## median_calc
module median_calc #(parameter POPSIZE = 100,DATA_WIDTH = 8)(
    input logic clk,
    input logic rst,
    input logic [DATA_WIDTH-1:0] data_in,
    input logic data_rdy,
    output [DATA_WIDTH-1:0] median,
    output data_vld
);
Settings: LEC_CHECK=0, CAP_MARGIN=15, CORE_MARGIN=2, CORE_UTILIZATION=72, CTS_CLUSTER_DIAMETER=56, PLACE_DENSITY=0.6, SETUP_SLACK_MARGIN=-0.19, SLEW_MARGIN=20; clock period 2.11 ns.
run.sh (not shown) runs the stock make flow with config.mk's settings and CLKGATE_MAP_FILE=.
The starting point reached the layout checks and failed them: negative setup slack.
Then changed:
Settings changed: CAP_MARGIN 15 to 40, CORE_UTILIZATION 72 to 44, CTS_CLUSTER_DIAMETER 56 to unset, MAX_ROUTING_LAYER set to met4, PLACE_DENSITY 0.6 to unset, SETUP_SLACK_MARGIN -0.19 to unset.
Clock period 2.11 ns to 3.5 ns, I/O delays scaled along.
What happened: Now the flow passed the timing, DRC and antenna checks. Cell area fell by 5.7%. Register-to-register slack improved by 1.1 ns. Critical path depth goes up by 1. Setup slack is better by 0.92 ns. Routed wire length came out lower by about 7%. Via count decreases by about 7%. Power went down by 44%. Synthesized area is unchanged. Sequential cell count is unchanged. Global-route usage decreases by 16 points. Non-clock buffer count drops by 151.
Then changed:
Settings changed: CAP_MARGIN 40 to 20, CORE_UTILIZATION 44 to 68, CTS_CLUSTER_SIZE set to 36, MAX_ROUTING_LAYER met4 to unset, SETUP_SLACK_MARGIN set to -0.25.
Clock period 3.5 ns to 2.59 ns, I/O delays scaled along.
Core utilization goes up by 30 points; hold slack got worse by 0.063 ns; sequential share of layout area goes down by 1.3 points; clock-buffer cell count goes down by 5.

========
== job 101 ==
Starting RTL as in the previous note.
==> flow/design.v (excerpt) <==
module median_calc #(parameter POPSIZE = 100,DATA_WIDTH = 8)(
    input logic clk,
    input logic rst,
    input logic [DATA_WIDTH-1:0] data_in,
    input logic data_rdy,
    output [DATA_WIDTH-1:0] median,
    output data_vld
);
logic [DATA_WIDTH-1:0] data_out_array[POPSIZE:0];
logic GT_array[POPSIZE:0];
logic [$clog2(POPSIZE):0] counter_d;
logic [$clog2(POPSIZE):0] counter_q;
logic [DATA_WIDTH-1:0] median_d;
logic [DATA_WIDTH-1:0] median_q;
logic data_vld_q;
logic data_vld_d;
logic reg_rst;
logic [DATA_WIDTH-1:0] data_in_d;
logic [DATA_WIDTH-1:0] data_in_q;
logic data_rdy_d;
logic data_rdy_q;
logic reg_rst_d;
logic reg_rst_q;
assign reg_rst = reg_rst_q;
assign data_rdy_d = data_rdy;
assign data_in_d = data_in;
assign GT_array[POPSIZE] = 0;
assign data_vld = data_vld_q;
assign median = median_q;
genvar i;
generate
  for (i = 0; i < POPSIZE; i++) begin : instance_gen
    if (i == 0) begin
      sort_reg #(
        .DATA_WIDTH(DATA_WIDTH)
      ) instance_0 (
        .clk(clk),
        .rst(rst),
        .clr(reg_rst),
        .GT_in(1'b0),
        .data_in(data_in),
        .prev_data('b0),
        .data_out(data_out_array[0]),
        .GT(GT_array[0]),
        .data_rdy(data_rdy)
      );
    end else begin
      sort_reg #(
        .DATA_WIDTH(DATA_WIDTH)
      ) instance_i (
        .clk(clk),
        .rst(rst),
        .clr(reg_rst),
        .GT_in(GT_array[i-1]),  
        .data_in(data_in),
        .prev_data(data_out_array[i-1]),  
  ...
export LEC_CHECK = 0
export CAP_MARGIN = 20
export CORE_MARGIN = 2
export CORE_UTILIZATION = 70
export CTS_CLUSTER_DIAMETER = 139
export CTS_CLUSTER_SIZE = 24
export MAX_ROUTING_LAYER = met4
export PLACE_DENSITY = 0.6
export SLEW_MARGIN = 20
create_clock -name core_clock -period 3.29 [get_ports {clk}]
For job 102, these inputs were changed with respect to job 101:
--- a/flow/config.mk
+++ b/flow/config.mk
@@ -9,6 +9,3 @@
 export CORE_MARGIN = 2
-export CORE_UTILIZATION = 70
-export CTS_CLUSTER_DIAMETER = 139
-export CTS_CLUSTER_SIZE = 24
-export MAX_ROUTING_LAYER = met4
+export CORE_UTILIZATION = 40
 export PLACE_DENSITY = 0.6
==> flow/constraint.sdc <==
create_clock -name core_clock -period 2.86 [get_ports {clk}]
set_input_delay 0.5720 -clock core_clock [delete_from_list [all_inputs] [get_ports {clk}]]
set_output_delay 0.5720 -clock core_clock [all_outputs]
set_load 0.01 [all_outputs]
Worst path arrival time down 0.23 ns in job 102 wrt job 101
Compared with job 101, in job 102 final clock period utilization by the worst path increased by 2.1 points relative to the old numbers, final area shows an increase of 3200 sq um, multi-input logic area picked up an extra 5.5%, met3 capacity usage during global routing now smaller.
Changes in job 103 relative to job 102:
--- a/flow/config.mk
+++ b/flow/config.mk
@@ -9,3 +9,4 @@
 export CORE_MARGIN = 2
-export CORE_UTILIZATION = 40
+export CORE_UTILIZATION = 67
+export CTS_CLUSTER_DIAMETER = 56
 export PLACE_DENSITY = 0.6
==> flow/constraint.sdc <==
create_clock -name core_clock -period 2.41 [get_ports {clk}]
set_input_delay 0.4820 -clock core_clock [delete_from_list [all_inputs] [get_ports {clk}]]
set_output_delay 0.4820 -clock core_clock [all_outputs]
set_load 0.01 [all_outputs]
[summary]
Diff job 102 -> job 103: logic share of the area now sits lower; global placer's final weighted congestion now sits higher; cell area after layout now sits higher.
--- input diff job 103..job 104 ---
--- a/flow/config.mk
+++ b/flow/config.mk
@@ -9,4 +9,3 @@
 export CORE_MARGIN = 2
-export CORE_UTILIZATION = 67
-export CTS_CLUSTER_DIAMETER = 56
+export CORE_UTILIZATION = 58
 export PLACE_DENSITY = 0.6
==> flow/constraint.sdc <==
create_clock -name core_clock -period 3.33 [get_ports {clk}]
set_input_delay 0.6660 -clock core_clock [delete_from_list [all_inputs] [get_ports {clk}]]
set_output_delay 0.6660 -clock core_clock [all_outputs]
set_load 0.01 [all_outputs]
==> results <==
Job 104 against job 103; internal power is down by more than a quarter.
Diff job 103 -> job 104: filler-free cell count of the finished design went down by 1.7%, logic share of the area went up by 0.75 points, wire length went down by 4.9 mm.
Changes observed in job 104 relative to job 103: switching fraction of total power +0.16 points, smallest setup slack after layout grew by 0.43 ns, global routing met3 resource utilization now sits lower.
The path type of the worst min-delay path comes out input pin to asynchronous set/reset pin in one run and input pin to flop in the other, namely in job 104 and job 103 respectively.
Setup changes, job 104 to job 105
--- a/flow/config.mk
+++ b/flow/config.mk
@@ -9,4 +9,4 @@
 export CORE_MARGIN = 2
-export CORE_UTILIZATION = 58
-export PLACE_DENSITY = 0.6
+export CORE_UTILIZATION = 68
+export SETUP_SLACK_MARGIN = 0.75
 export SLEW_MARGIN = 20
==> flow/constraint.sdc <==
create_clock -name core_clock -period 2.59 [get_ports {clk}]
set_input_delay 0.5180 -clock core_clock [delete_from_list [all_inputs] [get_ports {clk}]]
set_output_delay 0.5180 -clock core_clock [all_outputs]
set_load 0.01 [all_outputs]
Notes after the runs:
The flow ran to completion for all of job 105 and job 104 but job 105, which stopped partway.
Job 105 failed in global routing with ODB-0269.
In job 105 the placed cell count turned out 17 higher than in job 104.
Comparing job 105 and job 104, number of rows created at floorplan is higher on job 104.
Per the comparison of job 105 with job 104, area of the die has decreased; vertical die dimension shows a reduction of about 7.5%; die outline width decreased 17 um; average size of a mapped cell saw little to no change; count of instances resized after the clock tree is built increased 471.

========
run A:
Starting RTL as in the previous note.
clock: 3.5 ns
lec_check: 0
cap_margin: 10
cell_pad_in_sites_detail_placement: 1
core_margin: 2
core_utilization: 27
cts_cluster_diameter: 75
gpl_routability_driven: 0
hold_slack_margin: 0.19
max_routing_layer: met4
place_density: 0.6
setup_slack_margin: 0.3
slew_margin: 5
For run B, these inputs were changed with respect to run A:
- clearing HOLD_SLACK_MARGIN, which used to be 0.19
- clearing SETUP_SLACK_MARGIN, which used to be 0.3
- clearing MAX_ROUTING_LAYER, which used to be met4
- swapping 5 for 20 in SLEW_MARGIN
- clearing CTS_CLUSTER_DIAMETER, which used to be 75
- clearing CELL_PAD_IN_SITES_DETAIL_PLACEMENT, which used to be 1
- swapping 27 for 55 in CORE_UTILIZATION
- swapping 10 for 20 in CAP_MARGIN
- clearing GPL_ROUTABILITY_DRIVEN, which used to be 0
- swapping 3.5 for 2.86 in the clock period (ns, I/O delays scaled along)
==> results <==
Compared to run A, run B has data required time at the worst endpoint 550 ps higher.
Pin count of the biggest net entering global routing: run B vs run A down 32
Relative to run A, worst-case headroom to the max-slew limit has decreased by 4.8 points in run B.
The run with more routed wire is run A, not run B.
Against run A, run B comes in about 1% higher on design area.
Note that the power density of the placed cells recorded for run A amounts to 0.807 times the value seen in run B.
From run A to run B the numbers moved as follows: clock-buffer cell count rose by 1, via count saw an increase.
For run A, the slowest cell on the critical path was sky130_fd_sc_hd__dfrtp_4, unlike run B, where it was sky130_fd_sc_hd__o32a_1.
diff inputs: run B => run C
- CORE_UTILIZATION now 40, was 55
- the clock period (ns, I/O delays scaled along) now 3.5, was 2.86
## What came out
From run C to run B, maximum level of the CTS H-tree did not move at all.
Of run C and run B, the higher clock-buffer cell count belongs to run C.
data_vld_q$_DFF_PP0_ as the first element of the critical path was reported by run C, and data_in[1] by run B.
Compared to run B, run C has core utilization at floorplan 15 points lower.
Input changes introduced in run D (baseline for comparison: run C):
- CORE_UTILIZATION: 40 -> 68
- MAX_ROUTING_LAYER: unset -> met4
- CTS_CLUSTER_DIAMETER: unset -> 139
- the clock period (ns, I/O delays scaled along): 3.5 -> 3.29
[summary]
Run D vs. run C: area used by multi-input combinational logic now sits at about the same level; layout filler cell count went down about 54%; total length of routed wires down about 3.4%.
Going from run C to run D, utilization grew by 30 points; cell area down about 1.4%; wire length of the first global-routing pass fell by 2.1%.

========
Setup of amber:
Starting RTL as in the previous note.
Settings: LEC_CHECK=0, CAP_MARGIN=20, CORE_MARGIN=2, CORE_UTILIZATION=72, CTS_CLUSTER_SIZE=36, PLACE_DENSITY_LB_ADDON=0.2, SETUP_SLACK_MARGIN=0.64, SLEW_MARGIN=20; clock period 2.59 ns.
amber did not finish; a tool error ended it in global routing.
Inputs modified between amber and delta:
Settings: CORE_ASPECT_RATIO newly set to 0.92; SETUP_SLACK_MARGIN changed from 0.64 to 0.77; PLACE_DENSITY_LB_ADDON removed (was 0.2); PLACE_DENSITY newly set to 0.6; ABC_AREA newly set to 1; CTS_CLUSTER_SIZE removed (was 36); the clock period (ns, I/O delays scaled along) changed from 2.59 to 2.75.
Of amber and delta, only amber fails to reach the end of the flow. amber: aborted in global routing (tool error). STATUS die size: delta loses against amber. In the flow results for amber and delta, the number of placed instances, taps included is smaller on amber. Placed wire-length estimate after detailed placement: delta vs amber up 3.4 mm. Summary — final weighted congestion in routability-driven placement, delta relative to amber: lower, by 0.33%. delta ended with more post-synthesis instance area than amber. Summary of delta over amber: cell count in the Yosys report rose 1577, synthesized cell count increased by 51% relative to the old numbers.
> inputs changed (delta -> sierra)
Settings: clearing ABC_AREA, which used to be 1; putting MAX_ROUTING_LAYER at met4 where nothing was set; swapping 72 for 65 in CORE_UTILIZATION; clearing CORE_ASPECT_RATIO, which used to be 0.92; clearing SETUP_SLACK_MARGIN, which used to be 0.77; putting CTS_CLUSTER_DIAMETER at 139 where nothing was set; swapping 2.75 for 3.33 in the clock period (ns, I/O delays scaled along).
==> results <==
- Compared with delta, synthesized cell count in sierra decreased by more than a quarter.
- | proportion of synthesized chip area in sequential cells | lower: delta |
- Where wire length after detailed routing is concerned, delta is outperformed by sierra.
- Width of the chip: higher on delta
- sierra gives less post-layout instance area than delta did.
- sierra improves on delta in setup slack.
- sierra vs delta — overall power dropped by more than a quarter
- Start-to-end type of the worst setup path = input pin to register: sierra; start-to-end type of the worst setup path = register to register: delta
- sierra finished all stages; the layout is clean.
- Sort delta and sierra by portion of the layout cell area used by non-clock buffers desc -> top: delta

========
median_calc again, from the RTL that the note above started with.
clock: 2.61 ns
lec_check: 0
abc_area: 1
cap_margin: 15
cell_pad_in_sites_detail_placement: 0
cell_pad_in_sites_global_placement: 2
core_aspect_ratio: 0.8
core_margin: 7
core_utilization: 59
cts_cluster_diameter: 382
gpl_routability_driven: 1
gpl_timing_driven: 0
max_routing_layer: met4
place_density_lb_addon: 0.13
setup_slack_margin: 0.2
slew_margin: 20
tns_end_percent: 65
The first run never finished: it broke off in 3_1_place_gp_skip_io with FLW-0024.
Then changed:
- ABC_AREA: 1 -> not set
- CAP_MARGIN: 15 -> 20
- CELL_PAD_IN_SITES_GLOBAL_PLACEMENT: 2 -> not set
- CORE_ASPECT_RATIO: 0.8 -> not set
- CORE_MARGIN: 7 -> 2
- CORE_UTILIZATION: 59 -> 71
- CTS_CLUSTER_DIAMETER: 382 -> 73
- GPL_TIMING_DRIVEN: 0 -> 1
- MAX_ROUTING_LAYER: met4 -> met5
- SETUP_SLACK_MARGIN: 0.2 -> 0.22
- clock period: 2.61 -> 2.59 ns (I/O delays scaled with it)
Outcome: With this change the flow finished clean; die area shrinks by a quarter to a third; synthesized area goes down by a little under a tenth; synthesized cell count drops by a quarter to a third.
Then changed:
- CORE_UTILIZATION: 71 -> 72
- CTS_CLUSTER_DIAMETER: 73 -> 378
- CTS_CLUSTER_SIZE: not set -> 21
- HOLD_SLACK_MARGIN: not set -> 0.29
- PLACE_DENSITY: not set -> 0.65
- PLACE_DENSITY_LB_ADDON: 0.13 -> not set
- SETUP_SLACK_MARGIN: 0.22 -> 0.63
- clock period: 2.59 -> 2.2 ns (I/O delays scaled with it)
Effect: With this change the flow ran to the end with violations: setup timing. Die size falls by about 1.4%. Global-route usage rises by 6.5 points. Sequential power rises by about 26%. Final area rises by about 17%. Critical path depth rises by 6. Cell count rises by 6.4%. Power rises by about 50%. Clock skew falls by 0.0056 ns. Clock power falls by 30%. Worst hold slack degrades by 0.019 ns. Routed wire length rises by 64%.
Then changed:
- CORE_UTILIZATION: 72 -> 66
- CTS_CLUSTER_DIAMETER: 378 -> 382
- CTS_CLUSTER_SIZE: 21 -> not set
- HOLD_SLACK_MARGIN: 0.29 -> not set
- PLACE_DENSITY: 0.65 -> not set
- PLACE_DENSITY_LB_ADDON: not set -> 0.13
- SETUP_SLACK_MARGIN: 0.63 -> 0.73
- clock period: 2.2 -> 2.59 ns (I/O delays scaled with it)
The new run reached the layout checks and failed them: setup timing.
Area after synthesis is unchanged.
Worst hold slack barely changes.
Register-to-register slack got worse by 0.096 ns.
Sequential share of layout area came out lower by 0.90 points.
Synthesized cell count stays the same.
Worst setup slack got worse by 0.096 ns.
Clock-buffer cell count is higher by 43.
Combinational power shrinks by about 16%.
Then changed:
- ABC_AREA: not set -> 1
- CAP_MARGIN: 20 -> 15
- CELL_PAD_IN_SITES_GLOBAL_PLACEMENT: not set -> 2
- CORE_ASPECT_RATIO: not set -> 0.8
- CORE_MARGIN: 2 -> 7
- CORE_UTILIZATION: 66 -> 20
- CTS_CLUSTER_DIAMETER: 382 -> 210
- SETUP_SLACK_MARGIN: 0.73 -> not set
- clock period: 2.59 -> 4.53 ns (I/O delays scaled with it)
Result:
- The new run produced a clean layout
- sequential power drops by well over a third
- worst setup slack improves by 2.2 ns
- routed wire length goes down slightly
- count of clock-buffer cells in the layout came out higher by 20
- global-route usage drops by 25 points
- register-to-register slack gets better by 3.0 ns
- critical path depth came out lower by 8
- sequential share of layout area rises by 2.4 points
- area after synthesis grows by a little under a tenth
- combinational power shrinks by well over a third
- core utilization falls by 68 points
Then changed:
- ABC_AREA: 1 -> not set
- CAP_MARGIN: 15 -> 20
- CELL_PAD_IN_SITES_GLOBAL_PLACEMENT: 2 -> not set
- CORE_ASPECT_RATIO: 0.8 -> not set
- CORE_MARGIN: 7 -> 2
- CORE_UTILIZATION: 20 -> 72
- CTS_CLUSTER_DIAMETER: 210 -> 29
- CTS_CLUSTER_SIZE: not set -> 21
- HOLD_SLACK_MARGIN: not set -> 0.29
- PLACE_DENSITY_LB_ADDON: 0.13 -> 0.2
- SETUP_SLACK_MARGIN: not set -> 0.63
- clock period: 4.53 -> 2.2 ns (I/O delays scaled with it)
Outcome:
- Now the flow ended with an error in 5_1_grt
- die area drops by 75%
- synthesized area is lower by 8.0%
- synthesized cell count fell by about 34%
No activity file was given, so power comes from the tool's default toggle rates.
